build 6:
// FreqCounter
module FreqCounter(
	 input clock,
	 input reset,
	 input IPS_left,
     input IPS_mid,
     input IPS_right,
	 input signalleftred,
	 input signalleftblue,
	 input signalrightred,
	 input signalrightblue,	 
	 output right_red,
	 output left_red,
	 output left_forward,
     output left_backward,
     output right_forward,
     output right_backward,
	 output a, b, c, d, e, f, g,  
     output [3:0]an
    );
parameter countToR = 53711;  
parameter countToL = 53711;  
parameter Delay = 195313;  
reg [15:0] right_red_freq_count;
reg [15:0] left_red_freq_count;
reg [15:0] right_blue_freq_count;
reg [15:0] left_blue_freq_count;
reg [15:0] freq_outR;
reg [15:0] freqHold0R;
reg [15:0] freqHold1R;
reg [15:0] freqHold2R;
reg [15:0] freqHold3R;
reg [15:0] freqHold4R;
reg [15:0] freqHold5R;
reg [15:0] freqHold6R;
reg [15:0] freqHold7R;
reg [15:0] freqHold8R;
reg [15:0] freqHold9R;
reg [15:0] freqHold10R;
reg [15:0] freqHold11R;
reg [15:0] freqHold12R;
reg [15:0] freqHold13R;
reg [15:0] freqHold14R;
reg [15:0] freqHold15R;
reg [15:0] freq_outL;
reg [15:0] freqHold0L;
reg [15:0] freqHold1L;
reg [15:0] freqHold2L;
reg [15:0] freqHold3L;
reg [15:0] freqHold4L;
reg [15:0] freqHold5L;
reg [15:0] freqHold6L;
reg [15:0] freqHold7L;
reg [15:0] freqHold8L;
reg [15:0] freqHold9L;
reg [15:0] freqHold10L;
reg [15:0] freqHold11L;
reg [15:0] freqHold12L;
reg [15:0] freqHold13L;
reg [15:0] freqHold14L;
reg [15:0] freqHold15L;
reg temp_right_red;
reg temp_left_red;
reg [15:0] fcountR;
reg [15:0] fcountL;
reg [10:0] scounterR;
reg [10:0] scounterL;
reg [10:0] dcounter;
reg [10:0] swidthR;
reg [10:0] swidthL;
reg old_sig1;
reg old_sig2;
reg old_sig3;
reg old_sig4;
reg [4:0] debounce_sig1;
reg [4:0] debounce_sig2;
reg [4:0] debounce_sig3;
reg [4:0] debounce_sig4;
reg [2:0] avClkR;
reg [2:0] avClkL;
reg [18:0] freqTempR;
reg [18:0] freqTempL;
reg [3:0]temp_an;
reg [6:0]temp_sseg;
reg [9:0] mcounter;  
reg [9:0] mwidth;    
reg temp_left_forward;       
reg temp_left_backward;      
reg temp_right_forward;
  ...
clock: 5.05 ns
lec_check: 0
abc_area: 1
cap_margin: 20
core_margin: 2
core_utilization: 72
cts_cluster_size: 15
hold_slack_margin: 0.3
place_density_lb_addon: 0.01
setup_slack_margin: -0.15
slew_margin: 20
run.sh (not shown) runs the stock make flow with config.mk's settings and CLKGATE_MAP_FILE=.
Although it ran to completion, build 6 produced a layout that fails the final checks because of setup timing.
The inputs of build 16 differ from those of build 6 as listed below.
Settings: clearing HOLD_SLACK_MARGIN, which used to be 0.3; swapping -0.15 for 1.76 in SETUP_SLACK_MARGIN; swapping 5.05 for 7.12 in the clock period (ns, I/O delays scaled along).
### Flow results
Build 16 ran to completion and came out clean on the timing, DRC and antenna checks.
Looking at hold slack, build 16 sits 0.012 ns below build 6.
Delta (build 16 minus build 6): final worst clock skew lost 0.0081 ns, maximum cell stage delay along the critical path neither gained nor lost much, worst slew slack as a fraction of its limit lost 6.4 points, internal portion of total power lost 2.9 mW, met3 global-route usage lost 0.43 points.
Count of non-CTS buffers in the layout: build 16 vs build 6 down 36%
Power went down by more than a quarter going from build 6 to build 16.
Relative to build 6, the final cell area reported for build 16 is lower.
Summary: with build 6 as the reference, total routed wire length on the met1 layer in build 16 moved down slightly.
--- input diff build 16..build 28 ---
Settings: SETUP_SLACK_MARGIN now 1.8, was 1.76; CTS_CLUSTER_SIZE no longer set, was 15; ABC_AREA no longer set, was 1; CORE_UTILIZATION now 67, was 72; PLACE_DENSITY_LB_ADDON no longer set, was 0.01; the clock period (ns, I/O delays scaled along) now 6.53, was 7.12.
Notes after the runs:
- Build 28 reports a higher final period demand of the worst path than build 16 does.
- Higher data required time at the worst endpoint goes to build 16 over build 28.
- Re register area: build 16 was higher than build 28.
diff inputs: build 28 => build 34
Settings: SETUP_SLACK_MARGIN removed (was 1.8); CORE_UTILIZATION changed from 67 to 70; CTS_CLUSTER_SIZE newly set to 73; ABC_AREA newly set to 1; the clock period (ns, I/O delays scaled along) changed from 6.53 to 5.32.
## What came out
Build 34 ran in full, but the layout does not pass; the checks complain about setup timing. Synthesized area on build 34 is behind build 28. Build 28 → build 34: count of clock-buffer cells in the layout moved up; growth of design area from synthesis to finish shows an increase of 2.1 points. Looking at synthesized chip area reported by yosys, build 34 sits about 9% higher than build 28 does. Comparing build 34 and build 28, the lower post-CTS resize count is on build 34. From build 28 to build 34 the numbers moved as follows: sequential share of layout area shrank by 3.1 points, final wirelength grew by 32%, portion of total power attributed to combinational logic grew by 35 points. NOTE: count of unique library cells instantiated by Yosys in build 34 falls short of that of build 28. In the flow results for build 34 and build 28, the standard cell area after detailed placement is larger on build 34. Build 34: number of CTS-inserted buffers is 1 higher than what build 28 reported.
#### Input delta (build 11 over build 34)
Settings: ABC_AREA: 1 -> unset; CTS_CLUSTER_SIZE: 73 -> unset; PLACE_DENSITY_LB_ADDON: unset -> 0.01; SETUP_SLACK_MARGIN: unset -> 1.92; CORE_UTILIZATION: 70 -> 72; the clock period (ns, I/O delays scaled along): 5.32 -> 7.07.
==> results <==
- Of build 34 and build 11, just one finished clean: build 11.
- Status build 34: flow complete, layout not clean - setup timing
- Between build 34 and build 11, critical path depth is lower for build 11, build 34 comes in above that.
- Delta(combinational power, build 11 - build 34) < 0
- Final cell count in build 11 is 1192 lower than in build 34
- Build 34 → build 11: total wirelength of the detailed-routed design now sits lower; via count fell about 20%; worst vdd rail ir drop went down 26%; number of buffers created by CTS lost about 2%.
- On build 11: final worst-path cycle share is 16 points lower than what build 34 gave.
- Summary of build 11 over build 34: post-route cell area now smaller, share of power burned in the clock network now larger, well-tap cell count now smaller.
The following lists how build 1 was set up differently from build 11:
Settings: CORE_UTILIZATION now 65, was 72; PLACE_DENSITY_LB_ADDON no longer set, was 0.01; SETUP_SLACK_MARGIN now 1.9, was 1.92; the clock period (ns, I/O delays scaled along) now 7.33, was 7.07.
### Flow results
Across build 1 and build 11, the outcome is the same: a clean finish for every run. Build 1 ended up with fcountL[0] as its start point of the critical path; build 11 ended up with fcountL[1]. Summary — area of the die, build 1 relative to build 11: higher, by 11%. Going from build 11 to build 1, maximum frequency rose by 3.6 MHz, area added between synthesis and finish fell by 0.35 points, clock sink count stayed essentially flat, number of gates on the worst path with buffers counted rose by 4.0%.

FreqCounter again, from the RTL that the note above started with.
clock: 5.89 ns
lec_check: 0
cap_margin: 20
cell_pad_in_sites_detail_placement: 2
core_aspect_ratio: 1.01
core_margin: 7
core_utilization: 68
cts_cluster_size: 90
gpl_routability_driven: 0
hold_slack_margin: 0.05
max_routing_layer: met5
min_routing_layer: met2
setup_slack_margin: 1.54
slew_margin: 25
tns_end_percent: 10
The starting point died in 3_5_place_dp.
Rerun with:
CELL_PAD_IN_SITES_DETAIL_PLACEMENT = default   (was 2)
CORE_ASPECT_RATIO = default   (was 1.01)
CORE_MARGIN = 2   (was 7)
CORE_UTILIZATION = 70   (was 68)
CTS_CLUSTER_SIZE = default   (was 90)
GPL_ROUTABILITY_DRIVEN = default   (was 0)
HOLD_SLACK_MARGIN = default   (was 0.05)
MAX_ROUTING_LAYER = default   (was met5)
MIN_ROUTING_LAYER = default   (was met2)
SETUP_SLACK_MARGIN = default   (was 1.54)
SLEW_MARGIN = 20   (was 25)
TNS_END_PERCENT = default   (was 10)
clock period = 6.16 ns   (was 5.89 ns; I/O delays follow)
Result:
- This time the run finished but failed the layout checks on setup timing
- die size goes down by 12%
- synthesized cell count does not change
- area after synthesis does not change

Starting RTL as in the previous note.
==> flow/config.mk <==
export PLATFORM = sky130hd
export DESIGN_NAME = FreqCounter
export DESIGN_NICKNAME = FreqCounter
export VERILOG_FILES = /design/flow/design.v
export SDC_FILE = /design/flow/constraint.sdc
export NUM_CORES = 4
export LEC_CHECK = 0
export ABC_AREA = 1
export CAP_MARGIN = 20
export CORE_MARGIN = 2
export CORE_UTILIZATION = 67
export SLEW_MARGIN = 20
==> flow/constraint.sdc <==
create_clock -name core_clock -period 4.82 [get_ports {clock}]
set_input_delay 0.9640 -clock core_clock [delete_from_list [all_inputs] [get_ports {clock}]]
set_output_delay 0.9640 -clock core_clock [all_outputs]
set_load 0.01 [all_outputs]
The first run finished but failed the layout checks on negative setup slack.
Change:
Settings changed: CORE_UTILIZATION 67 to 72, PLACE_DENSITY_LB_ADDON set to 0.01, SETUP_SLACK_MARGIN set to 1.12.
Clock period 4.82 ns to 6.64 ns, I/O delays scaled along.
Now the flow went through all stages and came out clean.
Count of clock-buffer cells in the layout is lower by 1.
Clock skew is lower by 0.016 ns.
Routed wire length is lower by a few percent.
Utilization is higher by 2.9 points.
Final cell count is lower by a few percent.
Non-clock buffer count is lower by 156.
Change:
Settings changed: ABC_AREA 1 to not set, CORE_UTILIZATION 72 to 70, CTS_CLUSTER_SIZE set to 22, PLACE_DENSITY_LB_ADDON 0.01 to not set, SETUP_SLACK_MARGIN 1.12 to not set.
Clock period 6.64 ns to 6.16 ns, I/O delays scaled along.
=> This time the run finished but fails on negative setup slack. Core utilization came out lower by 1.1 points. Flip-flop count does not change. Total power falls by 35%. Fmax drops by 9.8%. Clock power came out higher by about 8%. Clock-buffer cell count falls by 2. Sequential share of layout area rises by 2.1 points. Synthesized cell count went down by about 26%.

FreqCounter again, from the RTL that the note above started with.
==> flow/config.mk <==
export PLATFORM = sky130hd
export DESIGN_NAME = FreqCounter
export DESIGN_NICKNAME = FreqCounter
export VERILOG_FILES = /design/flow/design.v
export SDC_FILE = /design/flow/constraint.sdc
export NUM_CORES = 4
export LEC_CHECK = 0
export ABC_AREA = 0
export CAP_MARGIN = 20
export CELL_PAD_IN_SITES_DETAIL_PLACEMENT = 2
export CORE_MARGIN = 10
export CORE_UTILIZATION = 31
export GPL_TIMING_DRIVEN = 1
export MAX_ROUTING_LAYER = met4
export MIN_ROUTING_LAYER = met1
export SLEW_MARGIN = 15
export TNS_END_PERCENT = 40
==> flow/constraint.sdc <==
create_clock -name core_clock -period 6.74 [get_ports {clock}]
set_input_delay 1.3480 -clock core_clock [delete_from_list [all_inputs] [get_ports {clock}]]
set_output_delay 1.3480 -clock core_clock [all_outputs]
set_load 0.01 [all_outputs]
The starting point finished but fails on negative setup slack.
Rerun with:
- ABC_AREA: 0 -> unset
- CELL_PAD_IN_SITES_DETAIL_PLACEMENT: 2 -> unset
- CORE_MARGIN: 10 -> 2
- CORE_UTILIZATION: 31 -> 9
- GPL_TIMING_DRIVEN: 1 -> unset
- MAX_ROUTING_LAYER: met4 -> unset
- MIN_ROUTING_LAYER: met1 -> unset
- SLEW_MARGIN: 15 -> 20
- TNS_END_PERCENT: 40 -> unset
- clock period: 6.74 -> 10.9 ns (I/O delays scaled with it)
=>
- Now the flow finished with timing, DRC and antenna clean
- worst setup slack gains 3.2 ns
- combinational power falls by 53%
- via count decreases by 18%
- routed wire length shrinks by 49%
- total power shrinks by 42%
- register-to-register slack improves by 3.3 ns
- sequential power is lower by 39%
- first-iteration DRC count drops by 46%
- cell area rose by 6.1%
- cell count increases by 64%
Rerun with:
- ABC_AREA: unset -> 1
- CORE_UTILIZATION: 9 -> 72
- CTS_CLUSTER_DIAMETER: unset -> 359
- CTS_CLUSTER_SIZE: unset -> 14
- SETUP_SLACK_MARGIN: unset -> 0.94
- clock period: 10.9 -> 8.15 ns (I/O delays scaled with it)
Outcome: Setup slack is worse by 1.6 ns; count of clock-buffer cells in the layout is lower by 33; final cell count is lower by 36%; sequential share of layout area is higher by 2.6 points; power is higher by 87%; design area is lower by 8.2%; register-to-register slack is worse by 1.5 ns; combinational power is higher to 8.1 times its value.
Rerun with:
- CAP_MARGIN: 20 -> 5
- HOLD_SLACK_MARGIN: unset -> -0.08
The changed run ran to the end with no violations. Non-clock buffer count does not change. Final area is unchanged. Final cell count stays the same. Die size is unchanged. Global-route usage is unchanged. Routed wire length is unchanged. Synthesized cell count does not change. Critical path depth stays the same. Area after synthesis stays the same. Combinational power stays flat.
Rerun with:
- CAP_MARGIN: 5 -> 20
- CTS_CLUSTER_DIAMETER: 359 -> 352
- CTS_CLUSTER_SIZE: 14 -> unset
- HOLD_SLACK_MARGIN: -0.08 -> unset
- PLACE_DENSITY_LB_ADDON: unset -> 0.01
- SETUP_SLACK_MARGIN: 0.94 -> -0.34
- clock period: 8.15 -> 4.61 ns (I/O delays scaled with it)
With this change the flow completed, yet does not pass: negative setup slack.
Non-clock buffer count climbs by 294.
Design area increases by about 14%.
Clock-buffer cell count grows by 30.
Setup slack degrades by 2.7 ns.
Combinational power grows to 2.7 times its value.
Die size is unchanged.
Rerun with:
- ABC_AREA: 1 -> unset
- CORE_UTILIZATION: 72 -> 40
- CTS_CLUSTER_DIAMETER: 352 -> unset
- PLACE_DENSITY_LB_ADDON: 0.01 -> unset
- SETUP_SLACK_MARGIN: -0.34 -> unset
- clock period: 4.61 -> 8.07 ns (I/O delays scaled with it)
Result: With this change the flow ran to the end with no violations; die area rose by 64%; first-iteration DRC count fell by 51%; setup slack is better by 2.2 ns; routed wire length fell by 32%; final area fell by 15%; non-clock buffer count fell by 279; count of clock-buffer cells in the layout rose by 10; core utilization fell by 43 points; power fell by 68%; global-route usage fell by 22 points; sequential share of layout area rose by 4.9 points.
No activity file was given, so power comes from the tool's default toggle rates.
